==> inputs of job 7378 <==
==> flow/design.v (excerpt) <==
module ALU(
input clk,
input [15:0]a,b,
input [3*8:0] op,
output  reg [31:0]out
    );
wire [15:0]z1,z2;
wire [31:0]z3;
reg [15:0] a1, a2, a3, b1, b2, b3;
reg [1:0] sel;
wire Cout;
always @(*)
if(  op == "" || op == "~" || op == "|" || op == "&" || op == "~&" || op == "~|" ||
     op == "^" || op == "~^" || op == ">>" || op == "<<" || op == "asr" || 
     op == "asl" || op == "ror" || op == "rol" || op == "cmp" )
 sel = 2'b00;
else if(op == "+" || op == "-")
    sel = 2'b01;
else if( op == "*" )
    sel = 2'b10;
else
    sel = 2'b00;
logical L(a1, b1, op, z1);
arithmetic AA1( a2,b2,op,z2,Cout);
multiplier M( clk,a3, b3, z3);
always @(*)
case(sel)
2'b00 : begin
        a1 = a;
        a2 = 0;
        a3 = 0;
        b1 = b;
        b2 = 0;
        b3 = 0;
        out[15:0] = z1;
        out[31:16] = 0;
        end
2'b01  : begin
        a1 = 0;
        a2 = a;
        a3 = 0;
        b1 = 0;
        b2 = b;
        b3 = 0;
        out[15:0] = z2;
        out[16] = Cout;
        out[31:17] = 0;
        end     
default :  begin
        a1 = 0;
        a2 = 0;
        a3 = a;
        b1 = 0;
        b2 = 0;
        b3 = b;
       out = z3;
        end            
endcase
endmodule
Settings: LEC_CHECK=0, CAP_MARGIN=20, CORE_MARGIN=2, CORE_UTILIZATION=40, CTS_CLUSTER_DIAMETER=141, GPL_TIMING_DRIVEN=0, HOLD_SLACK_MARGIN=0.01, MAX_ROUTING_LAYER=met4, MIN_ROUTING_LAYER=met1, PLACE_DENSITY_LB_ADDON=0.3, SLEW_MARGIN=20, TNS_END_PERCENT=15; clock period 26.6 ns.
run.sh (not shown) runs the stock make flow with config.mk's settings and CLKGATE_MAP_FILE=.
==> job 9476 (differences from job 7378) <==
Settings changed: CORE_UTILIZATION 40 to 58, CTS_CLUSTER_DIAMETER 141 to unset, GPL_TIMING_DRIVEN 0 to unset, HOLD_SLACK_MARGIN 0.01 to unset, MAX_ROUTING_LAYER met4 to unset, MIN_ROUTING_LAYER met1 to unset, PLACE_DENSITY_LB_ADDON 0.3 to unset, SETUP_SLACK_MARGIN set to -1.47, TNS_END_PERCENT 15 to 35.
==> flow/constraint.sdc (replaced) <==
create_clock -name core_clock -period 21.9 [get_ports {clk}]
set_input_delay 4.3800 -clock core_clock [delete_from_list [all_inputs] [get_ports {clk}]]
set_output_delay 4.3800 -clock core_clock [all_outputs]
set_load 0.01 [all_outputs]
==> results <==
Job 9476 reached the layout checks and failed them: negative setup slack. Job 7378 completed without violations. Against job 7378, the power of job 9476 is higher by about 20%. In count of clock-buffer cells in the layout, job 9476 and job 7378 do not differ. Sequential cell count is the same in job 9476 and job 7378. Sequential share of layout area: job 7378 is higher than job 9476 (0.33 points).
==> figures <==
                                                                 job 7378                  job 9476
Run status                                                 finished clean  finished with violations
Layout check failures                                                   -      negative setup slack
Beginning of the critical path                                     op[12]                     op[9]
Dpl cells                                                           3,315                     3,753
Post-CTS setup buffer count                                            54                        51
RePlAce Congestion                                                  0.979                     0.998
Number of global-route vias before repair                          20,500                    24,200
Number of buffer and inverter stages on the critical path               8                        12
Chip footprint                                                 47,500 µm²                33,000 µm²
Highest signal layer in the routed design                            met4                      met5
Total power after layout                                           163 µW                    195 µW

---

==> inputs of job 444 <==
==> flow/design.v <==
`timescale 1ns / 1ps
module logical(
input [15:0] a,b,
input [3*8:0] sel,
output reg [15:0] x
    );
 always@(*)
begin
    case(sel)
    "~": 
            x=~a;
    "|": 
            x=a|b;
    "&": 
            x=a&b;
    "~&": 
            x=~(a&b);
    "~|": 
            x=~(a|b);
    "^": 
            x=a^b;
    "~^": 
            x=~(a^b);
    "<<": 
            x=a<<1;
    ">>": 
            x=a>>1;
    "asl": 
            x={a[14:0],1'b0};
    "asr": 
            x={a[15],a[15:1]};
    "rol": 
            x={a[14:0],a[15]};
    "ror": 
            x={a[0],a[15:1]};  
    "cmp": 
            if(a>b)
                x=1;
             else if(a<b)
                x=16'hffff;
             else
                x=0;  
     default:
            x=0;
     endcase
end
endmodule
`timescale 1ns / 1ps
module arithmetic(
input [15:0] A,
input [15:0] B,
input [8:0] sel,
output reg [15:0] Sum,
output reg Cout
    );
wire [15:0] B_comp;
twos_comp TC(B,B_comp);
reg [15:0] b;
wire [15:0] S1;
wire c1;
adder A1( A, b, S1, c1);
always @(*)
case(sel)
"+" : begin
        b = B;
        Sum = S1;
        Cout = c1;
      end
"-" : begin
        b = B_comp;
        Sum = S1;
        Cout = 0;
      end       
default : begin
        b = B;
        Sum = 0;
        Cout = 0;
        end       
endcase 
endmodule
module adder(
input [15:0] A,
input [15:0] B,
output [15:0] Sum,
output Cout
    );
wire [2:0] cout_cla;
wire Cin;
assign Cin = 0;
carry_look_ahead CLA1(A[3:0],B[3:0], Cin, cout_cla[0]);
carry_look_ahead CLA2(A[7:4],B[7:4], cout_cla[0], cout_cla[1]);
carry_look_ahead CLA3(A[11:8],B[11:8], cout_cla[1], cout_cla[2] );  
carry_look_ahead CLA4(A[15:12],B[15:12], cout_cla[2], Cout );
ripple_carry_adder RCA1(A[3:0], B[3:0], Cin, Sum[3:0]);
ripple_carry_adder RCA2(A[7:4], B[7:4],cout_cla[0], Sum[7:4]);
ripple_carry_adder RCA3(A[11:8], B[11:8], cout_cla[1], Sum[11:8]);
ripple_carry_adder RCA4(A[15:12], B[15:12], cout_cla[2], Sum[15:12]);  
endmodule
module full_adder(
input a, b, cin,
output sum, cout
);
    assign sum = a ^ b ^ cin;
    assign cout = (a & b) | (b & cin) | (cin & a);
endmodule
module ripple_carry_adder(
    input [3:0] a, b,
    input cin,
    output [3:0] sum
);
    wire [3:0] c;
    full_adder FA1(a[0], b[0], cin, sum[0], c[0]);
    full_adder FA2(a[1], b[1], c[0], sum[1], c[1]);
    full_adder FA3(a[2], b[2], c[1], sum[2], c[2]);
    full_adder FA4(a[3], b[3], c[2], sum[3], c[3]);
endmodule
module carry_look_ahead(
input [3:0]a,b,
input Cin,
output Cout1);
wire [3:0]p,g;
assign p = a^b;
assign g = a&b;
assign Cout1 =  g[3] | (p[3] & g[2]) | (p[3] & p[2] & g[1]) | (p[3] & p[2] & p[1] & g[0]) | (p[3] & p[2] & p[1] & p[0] & Cin);
endmodule
module twos_comp(
input [15:0]B,
output [15:0]B_comp
);
assign B_comp = ~B + 1'b1;
endmodule
`timescale 1ns / 1ps
module multiplier( input clk, input[15:0]A1, B1, output reg [31:0] C);
integer i;
reg [31:0]A2;
reg [15:0]B2;
always@(posedge clk )
begin
		C=0;
		A2[15:0]=A1;
		A2[31:16]=0;
		B2=B1;
        for (i=0;i<16;i=i+1)
        begin
			if(B1[i]==1'b0)
			begin
				C=C+0;
			end
			else
			begin
				C=C+(A1<<i);
			end
		end
end
endmodule
`timescale 1ns / 1ps
module ALU(
input clk,
input [15:0]a,b,
input [3*8:0] op,
output  reg [31:0]out
    );
wire [15:0]z1,z2;
wire [31:0]z3;
reg [15:0] a1, a2, a3, b1, b2, b3;
reg [1:0] sel;
wire Cout;
always @(*)
if(  op == "" || op == "~" || op == "|" || op == "&" || op == "~&" || op == "~|" ||
     op == "^" || op == "~^" || op == ">>" || op == "<<" || op == "asr" || 
     op == "asl" || op == "ror" || op == "rol" || op == "cmp" )
 sel = 2'b00;
else if(op == "+" || op == "-")
    sel = 2'b01;
else if( op == "*" )
    sel = 2'b10;
else
    sel = 2'b00;
logical L(a1, b1, op, z1);
arithmetic AA1( a2,b2,op,z2,Cout);
multiplier M( clk,a3, b3, z3);
always @(*)
case(sel)
2'b00 : begin
        a1 = a;
        a2 = 0;
        a3 = 0;
        b1 = b;
        b2 = 0;
        b3 = 0;
        out[15:0] = z1;
        out[31:16] = 0;
        end
2'b01  : begin
        a1 = 0;
        a2 = a;
        a3 = 0;
        b1 = 0;
        b2 = b;
        b3 = 0;
        out[15:0] = z2;
        out[16] = Cout;
        out[31:17] = 0;
        end     
default :  begin
        a1 = 0;
        a2 = 0;
        a3 = a;
        b1 = 0;
        b2 = 0;
        b3 = b;
       out = z3;
        end            
endcase
endmodule
==> flow/run.sh <==
#!/bin/bash
# the make line also repeats each setting of config.mk as NAME=value (left out here)
make -C /OpenROAD-flow-scripts/flow DESIGN_CONFIG=/design/flow/config.mk WORK_HOME=/design/flow/orfs CLKGATE_MAP_FILE= finish
==> flow/config.mk <==
export PLATFORM = sky130hd
export DESIGN_NAME = ALU
export DESIGN_NICKNAME = ALU
export VERILOG_FILES = /design/flow/design.v
export SDC_FILE = /design/flow/constraint.sdc
export NUM_CORES = 4
export LEC_CHECK = 0
export ABC_AREA = 1
export CAP_MARGIN = 0
export CORE_ASPECT_RATIO = 0.58
export CORE_MARGIN = 2
export CORE_UTILIZATION = 25
export CTS_CLUSTER_DIAMETER = 369
export CTS_CLUSTER_SIZE = 98
export GPL_ROUTABILITY_DRIVEN = 1
export PLACE_DENSITY_LB_ADDON = 0.26
export SLEW_MARGIN = 20
export TNS_END_PERCENT = 30
==> flow/constraint.sdc <==
create_clock -name core_clock -period 33.2 [get_ports {clk}]
set_input_delay 6.6400 -clock core_clock [delete_from_list [all_inputs] [get_ports {clk}]]
set_output_delay 6.6400 -clock core_clock [all_outputs]
set_load 0.01 [all_outputs]
==> inputs of job 7588, as changes to job 444 <==
ABC_AREA = not set   (was 1)
CAP_MARGIN = 20   (was 0)
CORE_ASPECT_RATIO = not set   (was 0.58)
CORE_UTILIZATION = 58   (was 25)
CTS_CLUSTER_DIAMETER = not set   (was 369)
CTS_CLUSTER_SIZE = not set   (was 98)
GPL_ROUTABILITY_DRIVEN = not set   (was 1)
PLACE_DENSITY_LB_ADDON = not set   (was 0.26)
TNS_END_PERCENT = 35   (was 30)
==> flow/constraint.sdc (replaced) <==
create_clock -name core_clock -period 22.8 [get_ports {clk}]
set_input_delay 4.5600 -clock core_clock [delete_from_list [all_inputs] [get_ports {clk}]]
set_output_delay 4.5600 -clock core_clock [all_outputs]
set_load 0.01 [all_outputs]
==> inputs of job 4032, as changes to job 444 <==
CORE_UTILIZATION = 47   (was 25)
CTS_CLUSTER_DIAMETER = not set   (was 369)
CTS_CLUSTER_SIZE = not set   (was 98)
TNS_END_PERCENT = not set   (was 30)
==> flow/constraint.sdc (replaced) <==
create_clock -name core_clock -period 17.3 [get_ports {clk}]
set_input_delay 3.4600 -clock core_clock [delete_from_list [all_inputs] [get_ports {clk}]]
set_output_delay 3.4600 -clock core_clock [all_outputs]
set_load 0.01 [all_outputs]
==> inputs of job 8406, as changes to job 444 <==
CAP_MARGIN = 20   (was 0)
CORE_ASPECT_RATIO = not set   (was 0.58)
CORE_UTILIZATION = 65   (was 25)
CTS_CLUSTER_DIAMETER = not set   (was 369)
CTS_CLUSTER_SIZE = not set   (was 98)
GPL_ROUTABILITY_DRIVEN = not set   (was 1)
PLACE_DENSITY_LB_ADDON = not set   (was 0.26)
TNS_END_PERCENT = not set   (was 30)
==> flow/constraint.sdc (replaced) <==
create_clock -name core_clock -period 18.8 [get_ports {clk}]
set_input_delay 3.7600 -clock core_clock [delete_from_list [all_inputs] [get_ports {clk}]]
set_output_delay 3.7600 -clock core_clock [all_outputs]
set_load 0.01 [all_outputs]
==> comparison table <==
| metric | job 8406 | job 4032 | job 444 | job 7588 |
|---|---|---|---|---|
| Level count of the clock H-tree | - | 2 | 2 | 2 |
| Total negative slack for setup checks | - | -48.46 ns | 0 ns | - |
| Routed wire per std cell | - | 18.7 um | 16.3 um | - |
| Tightest slew margin relative to the limit | - | 15.0% | 31.4% | - |
| Combinational Power Share | - | 35.4% | 33.8% | - |
| Arrival time of the worst setup path | - | 21.71 ns | 27.62 ns | - |
| Crit path largest cell delay | - | 0.41 ns | 0.80 ns | - |
| Chip area | 29800 sq um | 41000 sq um | 76200 sq um | 33000 sq um |
| Final period utilization | - | 124% | 82.6% | - |
| Flop+latch power | - | 73.6 uW | 38.4 uW | - |
| Layout area overhead | - | 62.8% | 12.0% | - |
| Number of library cell types mapped by synthesis | 67 | 67 | 67 | 86 |
| Part of the power in the clock network | - | 37.1% | 38.0% | - |
| Status | did not finish | failed layout checks | complete, no violations | did not finish |
| Last stage reached | clock tree synthesis (4_1_cts) | - | - | global routing (5_1_grt) |
| Violated checks | - | negative setup slack | - | - |
| Mux share | 0.0542% | 0.0542% | 0.0542% | 3.78% |
| Post-route worst setup slack | - | -4.18 ns | 5.77 ns | - |
| Detailed-router iteration count before antenna repair | - | 6 | 6 | - |
Power and IR drop assume default switching activity.
